==> run P <==
// pit
module pit(
	input               clk,
	input               rst_n,
	output              irq,
	input       [2:0]   io_address,
	input               io_read,
	output reg  [7:0]   io_readdata,
	input               io_write,
	input       [7:0]   io_writedata,
	output              speaker_out,
	input      [27:0]   clock_rate
);
==> flow/config.mk <==
export PLATFORM = sky130hd
export DESIGN_NAME = pit
export DESIGN_NICKNAME = pit
export VERILOG_FILES = /design/flow/design.v
export SDC_FILE = /design/flow/constraint.sdc
export NUM_CORES = 4
export LEC_CHECK = 0
export ABC_AREA = 1
export CAP_MARGIN = 20
export CORE_MARGIN = 2
export CORE_UTILIZATION = 72
export CTS_CLUSTER_DIAMETER = 69
export GPL_ROUTABILITY_DRIVEN = 0
export PLACE_DENSITY_LB_ADDON = 0.06
export SLEW_MARGIN = 20
==> flow/constraint.sdc <==
create_clock -name core_clock -period 3.38 [get_ports {clk}]
set_input_delay 0.6760 -clock core_clock [delete_from_list [all_inputs] [get_ports {clk}]]
set_output_delay 0.6760 -clock core_clock [all_outputs]
set_load 0.01 [all_outputs]
run.sh (not shown) runs the stock make flow with config.mk's settings and CLKGATE_MAP_FILE=.
==> inputs of run K, as changes to run P <==
ABC_AREA = not set   (was 1)
CTS_CLUSTER_DIAMETER = not set   (was 69)
GPL_ROUTABILITY_DRIVEN = not set   (was 0)
PLACE_DENSITY = 0.67   (was not set)
PLACE_DENSITY_LB_ADDON = not set   (was 0.06)
==> flow/constraint.sdc (replaced) <==
create_clock -name core_clock -period 9.45 [get_ports {clk}]
set_input_delay 1.8900 -clock core_clock [delete_from_list [all_inputs] [get_ports {clk}]]
set_output_delay 1.8900 -clock core_clock [all_outputs]
set_load 0.01 [all_outputs]
==> inputs of run F, as changes to run P <==
ABC_AREA = not set   (was 1)
CORE_UTILIZATION = 40   (was 72)
CTS_CLUSTER_DIAMETER = not set   (was 69)
GPL_ROUTABILITY_DRIVEN = not set   (was 0)
PLACE_DENSITY_LB_ADDON = not set   (was 0.06)
==> flow/constraint.sdc (replaced) <==
create_clock -name core_clock -period 5.47 [get_ports {clk}]
set_input_delay 1.0940 -clock core_clock [delete_from_list [all_inputs] [get_ports {clk}]]
set_output_delay 1.0940 -clock core_clock [all_outputs]
set_load 0.01 [all_outputs]
==> inputs of run E, as changes to run P <==
ABC_AREA = not set   (was 1)
CELL_PAD_IN_SITES_DETAIL_PLACEMENT = 2   (was not set)
CORE_UTILIZATION = 40   (was 72)
CTS_CLUSTER_DIAMETER = not set   (was 69)
GPL_ROUTABILITY_DRIVEN = not set   (was 0)
PLACE_DENSITY_LB_ADDON = not set   (was 0.06)
==> flow/constraint.sdc (replaced) <==
create_clock -name core_clock -period 3.56 [get_ports {clk}]
set_input_delay 0.7120 -clock core_clock [delete_from_list [all_inputs] [get_ports {clk}]]
set_output_delay 0.7120 -clock core_clock [all_outputs]
set_load 0.01 [all_outputs]
==> job_summary.md <==
## Synthesis and layout report

| Metric | Value |
|---|---|
| Die width | 213 um |
| Switching Share | 0.322 |
| DR vias/cell | 5.54 |
| Seq area share | 0.326 |
| Outcome | complete, no violations |
| Comb group | 0.00184 W |
| Biggest area cells | dfxtp_1 (35%), mux2i_1 (8.3%), nor2_1 (5.6%) |
| ClkCell Share | 0.0624 |
| Fin Setup TNS | 0 ns |
| Slew HR | 0.267 |
| First-pass GRT wire length | 76100 um |
| Tot Pwr | 0.00688 W |
| Worst ir drop on vdd | 384 uV |
| Register area | 0.00641 mm2 |
-- figures above: run F

==> job_summary.md <==
## Synthesis and layout report

| Metric | Value |
|---|---|
| Outcome | complete, no violations |
| DR vias/cell | 6.49 |
| Seq area share | 0.336 |
| Register area | 0.00641 mm2 |
| Fin Setup TNS | 0 ns |
| ClkCell Share | 0.0544 |
| Switching Share | 0.324 |
| Tot Pwr | 0.00382 W |
| First-pass GRT wire length | 74900 um |
-- figures above: run K

==> job_summary.md <==
## Synthesis and layout report

| Metric | Value |
|---|---|
| Switching Share | 0.366 |
| Comb group | 0.00500 W |
| Outcome | failed layout checks |
| Fin Setup TNS | -9.80 ns |
| Tot Pwr | 0.0133 W |
| DR vias/cell | 6.35 |
| ClkCell Share | 0.0608 |
| Seq area share | 0.310 |
| Setup slack after layout | -0.521 ns |
| Final setup viols | 29 |
| Layout check failures | setup timing |
| Worst ir drop on vdd | 1040 uV |
-- figures above: run P

==> job_summary.md <==
## Synthesis and layout report

| Metric | Value |
|---|---|
| Setup slack after layout | -1.24 ns |
| First-pass GRT wire length | 159000 um |
| Comb group | 0.00670 W |
| Switching Share | 0.424 |
| DR vias/cell | 7.37 |
| Slew Limit Fails | 5 |
| Outcome | failed layout checks |
| Total of max-cap violations | 2 |
| Layout check failures | capacitance limit, slew limit, setup timing |
| Seq area share | 0.292 |
| Final setup viols | 62 |
| Register area | 0.00642 mm2 |
-- figures above: run E


---

==> inputs of 10-02 <==
==> flow/design.v <==
module pit_counter(
    input             clk,
    input             rst_n,
    input             clock,
    input             gate,
    output reg        out,
    input       [7:0] data_in,
    input             set_control_mode,
    input             latch_count,
    input             latch_status,
    input             write,
    input             read,
    output      [7:0] data_out
);
reg [2:0] mode;
always @(posedge clk) begin
    if(rst_n == 1'b0)         mode <= 3'd2;
    else if(set_control_mode) mode <= data_in[3:1];
end
reg bcd;
always @(posedge clk) begin
    if(rst_n == 1'b0)         bcd <= 1'd0;
    else if(set_control_mode) bcd <= data_in[0];
end
reg [1:0] rw_mode;
always @(posedge clk) begin
    if(rst_n == 1'b0)         rw_mode <= 2'd1;
    else if(set_control_mode) rw_mode <= data_in[5:4];
end
reg [7:0] counter_l;
always @(posedge clk) begin
    if(rst_n == 1'b0)                               counter_l <= 8'd0;
    else if(set_control_mode)                       counter_l <= 8'd0;
    else if(write && rw_mode == 2'd3 && ~msb_write) counter_l <= data_in;
    else if(write && rw_mode == 2'd1)               counter_l <= data_in;
end
reg [7:0] counter_m;
always @(posedge clk) begin
    if(rst_n == 1'b0)                               counter_m <= 8'd0;
    else if(set_control_mode)                       counter_m <= 8'd0;
    else if(write && rw_mode == 2'd3 && msb_write)  counter_m <= data_in;
    else if(write && rw_mode == 2'd2)               counter_m <= data_in;
end
reg [7:0] output_l;
always @(posedge clk) begin
    if(rst_n == 1'b0)                       output_l <= 8'd0;
    else if(latch_count && ~output_latched) output_l <= counter[7:0];
    else if(~output_latched)                output_l <= counter[7:0];
end
reg [7:0] output_m;
always @(posedge clk) begin
    if(rst_n == 1'b0)                       output_m <= 8'd0;
    else if(latch_count && ~output_latched) output_m <= counter[15:8];
    else if(~output_latched)                output_m <= counter[15:8];
end
reg output_latched;
always @(posedge clk) begin
    if(rst_n == 1'b0)                               output_latched <= 1'b0;
    else if(set_control_mode)                       output_latched <= 1'b0;
    else if(latch_count)                            output_latched <= 1'b1;
    else if(read && (rw_mode != 2'd3 || msb_read))  output_latched <= 1'b0;
end
reg null_counter;
always @(posedge clk) begin
    if(rst_n == 1'b0)                                null_counter <= 1'b0;
    else if(set_control_mode)                        null_counter <= 1'b1;
    else if(write && (rw_mode != 2'd3 || msb_write)) null_counter <= 1'b1;
    else if(load)                                    null_counter <= 1'b0;
end
reg msb_write;
always @(posedge clk) begin
    if(rst_n == 1'b0)                       msb_write <= 1'b0;
    else if(set_control_mode)               msb_write <= 1'b0;
    else if(write_pulse && rw_mode == 2'd3) msb_write <= ~msb_write;
end
reg msb_read;
always @(posedge clk) begin
    if(rst_n == 1'b0)                      msb_read <= 1'b0;
    else if(set_control_mode)              msb_read <= 1'b0;
    else if(read_pulse && rw_mode == 2'd3) msb_read <= ~msb_read;
end
reg [7:0] status;
always @(posedge clk) begin
    if(rst_n == 1'b0)                        status <= 8'd0;
    else if(latch_status && ~status_latched) status <= { out, null_counter, rw_mode, mode, bcd };
end
reg status_latched;
always @(posedge clk) begin
    if(rst_n == 1'b0)           status_latched <= 1'b0;
    else if(set_control_mode)   status_latched <= 1'b0;
    else if(latch_status)       status_latched <= 1'b1;
    else if(read)               status_latched <= 1'b0;
end
assign data_out =
    (status_latched)               ? status   :
    (rw_mode == 2'd3 && ~msb_read) ? output_l :
    (rw_mode == 2'd3 &&  msb_read) ? output_m :
    (rw_mode == 2'd1)              ? output_l :
                                     output_m;
reg two_byte_write;
always @(posedge clk) begin
    if(rst_n == 1'b0)                 two_byte_write <= 1'b0;
    else if(write && rw_mode == 2'd3) two_byte_write <= 1'b1;
    else if(set_control_mode || load) two_byte_write <= 1'b0;
end
reg set_control_mode_last;
always @(posedge clk) set_control_mode_last <= set_control_mode;
reg set_control_mode_pulse;
always @(posedge clk) set_control_mode_pulse <= set_control_mode_last & ~set_control_mode;
reg write_last;
always @(posedge clk) write_last <= write;
reg write_pulse;
always @(posedge clk) write_pulse <= write_last & ~write;
reg read_last;
always @(posedge clk) read_last <= read;
reg read_pulse;
always @(posedge clk) read_pulse <= read_last & ~read;
reg clock_last;
always @(posedge clk) clock_last <= clock;
reg clock_pulse;
always @(posedge clk) clock_pulse <= clock_last & ~clock;
reg gate_last;
always @(posedge clk) gate_last <= gate;
reg gate_sampled;
always @(posedge clk) begin
    if(rst_n == 1'b0)             gate_sampled <= 1'b0;
    else if(~clock_last && clock) gate_sampled <= gate;
end
reg trigger;
always @(posedge clk) begin
    if(rst_n == 1'b0)             trigger <= 1'b0;
    else if(~gate_last && gate)   trigger <= 1'b1;
    else if(~clock_last && clock) trigger <= 1'b0;
end
reg trigger_sampled;
always @(posedge clk) begin
    if(rst_n == 1'b0)            trigger_sampled <= 1'b0;
    else if(~clock_last & clock) trigger_sampled <= trigger;
end
always @(posedge clk) begin
    if(rst_n == 1'b0)                                                 out <= 1'b1;
    else if(set_control_mode_pulse && mode      == 3'd0)              out <= 1'b0;
    else if(set_control_mode_pulse && mode      == 3'd1)              out <= 1'b1;
    else if(set_control_mode_pulse && mode[1:0] == 2'd2)              out <= 1'b1;
    else if(set_control_mode_pulse && mode[1:0] == 2'd3)              out <= 1'b1;
    else if(set_control_mode_pulse && mode      == 3'd4)              out <= 1'b1;
    else if(set_control_mode_pulse && mode      == 3'd5)              out <= 1'b1;
    else if(mode      == 3'd0 && (load || two_byte_write))            out <= 1'b0;
    else if(mode      == 3'd0 && counter == 16'd1 && enable)          out <= 1'b1;
    else if(mode      == 3'd1 && load)                                out <= 1'b0;
    else if(mode      == 3'd1 && counter == 16'd1 && enable)          out <= 1'b1;
    else if(mode[1:0] == 2'd2 && ~gate)                               out <= 1'b1;
    else if(mode[1:0] == 2'd2 && load)                                out <= 1'b1;
    else if(mode[1:0] == 2'd2 && counter == 16'd2 && enable)          out <= 1'b0;
    else if(mode[1:0] == 2'd3 && ~gate)                               out <= 1'b1;
    else if(mode[1:0] == 2'd3 && load && loaded && ~trigger_sampled)  out <= ~out;
    else if(mode      == 3'd4 && counter == 16'd1 && enable)          out <= 1'b0;
    else if(mode      == 3'd4 && counter == 16'd0 && enable)          out <= 1'b1;
    else if(mode      == 3'd5 && counter == 16'd1 && enable)          out <= 1'b0;
    else if(mode      == 3'd5 && counter == 16'd0 && enable)          out <= 1'b1;
end
reg written;
always @(posedge clk) begin
    if(rst_n == 1'b0)                                    written <= 1'b0;
    else if(set_control_mode)                            written <= 1'b0;
    else if(write_pulse && rw_mode != 2'd3)              written <= 1'b1;
    else if(write_pulse && rw_mode == 2'd3 && msb_write) written <= 1'b1;
    else if(load)                                        written <= 1'b0;
end
reg control_set;
always @(posedge clk) begin
    if(rst_n == 1'b0)         control_set <= 1'b0;
    else if(set_control_mode) control_set <= 1'b1;
    else if(load)             control_set <= 1'b0;
end
reg loaded;
always @(posedge clk) begin
    if(rst_n == 1'b0)         loaded <= 1'b0;
    else if(set_control_mode) loaded <= 1'b0;
    else if(load)             loaded <= 1'b1;
end
wire load = 
    (mode      == 3'd0 &&   written) ||                  
    clock_pulse && (
    (mode      == 3'd1 &&   trigger_sampled) ||
    (mode[1:0] == 2'd2 && ((written && control_set) || trigger_sampled || (loaded && gate_sampled && counter == 16'd1))) ||
    (mode[1:0] == 2'd3 && ((written && control_set) || trigger_sampled || (loaded && gate_sampled && counter == ((counter_l[0] & out) ? 16'd0 : 16'd2)))) ||
    (mode      == 3'd4 &&   written) ||
    (mode      == 3'd5 && ((written && control_set) || loaded) && trigger_sampled)
);
wire enable = ~load && loaded && clock_pulse && (
    (mode      == 3'd0 && gate_sampled && ~two_byte_write) ||
    (mode      == 3'd1) ||
    (mode[1:0] == 2'd2 && gate_sampled) ||
    (mode[1:0] == 2'd3 && gate_sampled) ||
    (mode      == 3'd4 && gate_sampled) ||
    (mode      == 3'd5)
);
wire [15:0] counter_minus_1 =
    (bcd && !counter[15:0]) ? 16'h9999 :
    (bcd && !counter[11:0]) ? { counter[15:12] - 1'd1, 12'h999 } :
    (bcd && !counter[7:0])  ? { counter[15:8]  - 1'd1,   8'h99 } :
    (bcd && !counter[3:0])  ? { counter[15:4]  - 1'd1,    4'h9 } :
                                counter - 1'd1;
reg [15:0] counter;
always @(posedge clk) begin
    if(rst_n == 1'b0) counter <= 16'd0;
    else if(load)     counter <= {counter_m, counter_l[7:1], counter_l[0] & (mode[1:0] != 2'd3)};
    else if(enable)   counter <= counter_minus_1 - (mode[1:0] == 2'd3);
end
endmodule
module pit(
	input               clk,
	input               rst_n,
	output              irq,
	input       [2:0]   io_address,
	input               io_read,
	output reg  [7:0]   io_readdata,
	input               io_write,
	input       [7:0]   io_writedata,
	output              speaker_out,
	input      [27:0]   clock_rate
);
reg [27:0] clk_rate;
always @(posedge clk) clk_rate <= clock_rate;
reg ce_system_counter;
reg [27:0] sum;
always @(posedge clk) begin : system_counter
	reg [27:0] sum_next;
	sum_next = sum + 28'd2386362;  
	ce_system_counter <= 1'b0;
	if(rst_n == 1'b0) sum <= 28'd0;
	else if(sum_next >= clk_rate) begin
		sum <= sum_next - clk_rate;
		ce_system_counter <= 1'b1;
	end
	else sum <= sum_next;
end
reg system_clock;
always @(posedge clk) begin
    if(rst_n == 1'b0)           system_clock <= 1'b0;
    else if(ce_system_counter)  system_clock <= ~system_clock;
end
always @(posedge clk) if(io_read) io_readdata <=
    (io_read && io_address == 0) ? counter_0_readdata :
    (io_read && io_address == 1) ? counter_1_readdata :
    (io_read && io_address == 2) ? counter_2_readdata :
    (io_read && io_address[2])   ? { 2'b0, spk_out, counter_1_toggle, 2'b0, speaker_enable, speaker_gate } :
                                     8'd0;  
reg [5:0] counter_1_cnt;
always @(posedge clk) begin
    if(rst_n == 1'b0)                                       counter_1_cnt <= 6'd0;
    else if(ce_system_counter && counter_1_cnt == 6'd35)    counter_1_cnt <= 6'd0;
    else if(ce_system_counter)                              counter_1_cnt <= counter_1_cnt + 6'd1;
end
reg counter_1_toggle;
always @(posedge clk) begin
    if(rst_n == 1'b0)                                       counter_1_toggle <= 1'b0;
    else if(ce_system_counter && counter_1_cnt == 6'd35)    counter_1_toggle <= ~(counter_1_toggle);
end
reg speaker_gate;
always @(posedge clk) begin
    if(rst_n == 1'b0)                  speaker_gate <= 1'b0;
    else if(io_write && io_address[2]) speaker_gate <= io_writedata[0];
end
reg speaker_enable;
always @(posedge clk) begin
    if(rst_n == 1'b0)                  speaker_enable <= 1'b0;
    else if(io_write && io_address[2]) speaker_enable <= io_writedata[1];
end
assign speaker_out = spk_out & speaker_enable;
wire [7:0] counter_0_readdata;
wire [7:0] counter_1_readdata;
wire [7:0] counter_2_readdata;
pit_counter pit_counter_0(
    .clk                (clk),
    .rst_n              (rst_n),
    .clock              (system_clock),      
    .gate               (1'b1),              
    .out                (irq),               
    .data_in            (io_writedata),                                                                                                                                       
    .set_control_mode   (io_write && io_address == 3 && io_writedata[7:6] == 2'b00 && io_writedata[5:4] != 2'b00),                                                            
    .latch_count        (io_write && io_address == 3 && ((io_writedata[7:6] == 2'b00 && io_writedata[5:4] == 2'b00) || (io_writedata[7:5] == 3'b110 && io_writedata[1]))),    
    .latch_status       (io_write && io_address == 3 && io_writedata[7:6] == 2'b11 && io_writedata[4] == 1'b0 && io_writedata[1]),                                            
    .write              (io_write && io_address == 0),                                                                                                                        
    .read               (io_read  && io_address == 0),                                                                                                                        
    .data_out           (counter_0_readdata)     
);
pit_counter pit_counter_1(
    .clk                (clk),
    .rst_n              (rst_n),
    .clock              (system_clock),      
    .gate               (1'b1),              
    /*verilator lint_off PINNOCONNECT*/
    .out                (),                  
    /*verilator lint_on PINNOCONNECT*/
    .data_in            (io_writedata),                                                                                                                                       
    .set_control_mode   (io_write && io_address == 3 && io_writedata[7:6] == 2'b01 && io_writedata[5:4] != 2'b00),                                                            
    .latch_count        (io_write && io_address == 3 && ((io_writedata[7:6] == 2'b01 && io_writedata[5:4] == 2'b00) || (io_writedata[7:5] == 3'b110 && io_writedata[2]))),    
    .latch_status       (io_write && io_address == 3 && io_writedata[7:6] == 2'b11 && io_writedata[4] == 1'b0 && io_writedata[2]),                                            
    .write              (io_write && io_address == 1),                                                                                                                        
    .read               (io_read  && io_address == 1),                                                                                                                        
    .data_out           (counter_1_readdata)     
);
wire spk_out;
pit_counter pit_counter_2(
    .clk                (clk),
    .rst_n              (rst_n),
    .clock              (system_clock),      
    .gate               (speaker_gate),      
    .out                (spk_out),           
    .data_in            (io_writedata),                                                                                                                                       
    .set_control_mode   (io_write && io_address == 3 && io_writedata[7:6] == 2'b10 && io_writedata[5:4] != 2'b00),                                                            
    .latch_count        (io_write && io_address == 3 && ((io_writedata[7:6] == 2'b10 && io_writedata[5:4] == 2'b00) || (io_writedata[7:5] == 3'b110 && io_writedata[3]))),    
    .latch_status       (io_write && io_address == 3 && io_writedata[7:6] == 2'b11 && io_writedata[4] == 1'b0 && io_writedata[3]),                                            
    .write              (io_write && io_address == 2),                                                                                                                        
    .read               (io_read  && io_address == 2),                                                                                                                        
    .data_out           (counter_2_readdata)     
);
endmodule
==> flow/run.sh <==
#!/bin/bash
# the make line also repeats each setting of config.mk as NAME=value (left out here)
make -C /OpenROAD-flow-scripts/flow DESIGN_CONFIG=/design/flow/config.mk WORK_HOME=/design/flow/orfs CLKGATE_MAP_FILE= finish
==> flow/config.mk <==
export PLATFORM = sky130hd
export DESIGN_NAME = pit
export DESIGN_NICKNAME = pit
export VERILOG_FILES = /design/flow/design.v
export SDC_FILE = /design/flow/constraint.sdc
export NUM_CORES = 4
export LEC_CHECK = 0
export ABC_AREA = 1
export CAP_MARGIN = 20
export CORE_MARGIN = 2
export CORE_UTILIZATION = 72
export CTS_CLUSTER_DIAMETER = 386
export CTS_CLUSTER_SIZE = 15
export PLACE_DENSITY_LB_ADDON = 0.3
export SETUP_SLACK_MARGIN = 1.11
export SLEW_MARGIN = 20
==> flow/constraint.sdc <==
create_clock -name core_clock -period 4.18 [get_ports {clk}]
set_input_delay 0.8360 -clock core_clock [delete_from_list [all_inputs] [get_ports {clk}]]
set_output_delay 0.8360 -clock core_clock [all_outputs]
set_load 0.01 [all_outputs]
==> inputs of 07-09, as changes to 10-02 <==
--- a/flow/config.mk
+++ b/flow/config.mk
@@ -10,7 +10,6 @@
 export CORE_MARGIN = 2
 export CORE_UTILIZATION = 72
-export CTS_CLUSTER_DIAMETER = 386
-export CTS_CLUSTER_SIZE = 15
-export PLACE_DENSITY_LB_ADDON = 0.3
-export SETUP_SLACK_MARGIN = 1.11
+export CTS_CLUSTER_DIAMETER = 28
+export PLACE_DENSITY = 0.35
+export SETUP_SLACK_MARGIN = 0.88
 export SLEW_MARGIN = 20
==> flow/constraint.sdc (replaced) <==
create_clock -name core_clock -period 3.28 [get_ports {clk}]
set_input_delay 0.6560 -clock core_clock [delete_from_list [all_inputs] [get_ports {clk}]]
set_output_delay 0.6560 -clock core_clock [all_outputs]
set_load 0.01 [all_outputs]
==> inputs of 09-14, as changes to 10-02 <==
--- a/flow/config.mk
+++ b/flow/config.mk
@@ -10,7 +10,5 @@
 export CORE_MARGIN = 2
 export CORE_UTILIZATION = 72
-export CTS_CLUSTER_DIAMETER = 386
-export CTS_CLUSTER_SIZE = 15
-export PLACE_DENSITY_LB_ADDON = 0.3
-export SETUP_SLACK_MARGIN = 1.11
+export CTS_CLUSTER_DIAMETER = 153
+export PLACE_DENSITY = 0.35
 export SLEW_MARGIN = 20
==> flow/constraint.sdc (replaced) <==
create_clock -name core_clock -period 3.28 [get_ports {clk}]
set_input_delay 0.6560 -clock core_clock [delete_from_list [all_inputs] [get_ports {clk}]]
set_output_delay 0.6560 -clock core_clock [all_outputs]
set_load 0.01 [all_outputs]
==> comparison <==
10-02 completed with no timing, DRC or antenna violations. 07-09 failed in global routing (DPL-0038). 09-14 produced a layout that fails on setup timing.
Of 09-14 and 10-02, 09-14 has the higher non-clock buffer count (gap 76).
Of 09-14 and 10-02, 10-02 has the higher maximum frequency (gap about 3%, measured against 10-02).
Design area: 10-02 is lower than 09-14 (about 4.5%).
In 09-14 the core utilization is higher than in 10-02, by 3.9 points.
In synthesized area, 09-14 and 07-09 do not differ.
Of 09-14 and 10-02, 10-02 has the higher hold slack (gap 0.94 ps).
Cell count: 10-02 is smaller than 09-14 (about 3.5%).
In 10-02 the combinational power is lower than in 09-14, by 28%.
In 09-14 the via count is higher than in 10-02, by about 4%.
Power figures rest on the tool's default switching activity, not on a simulated workload.
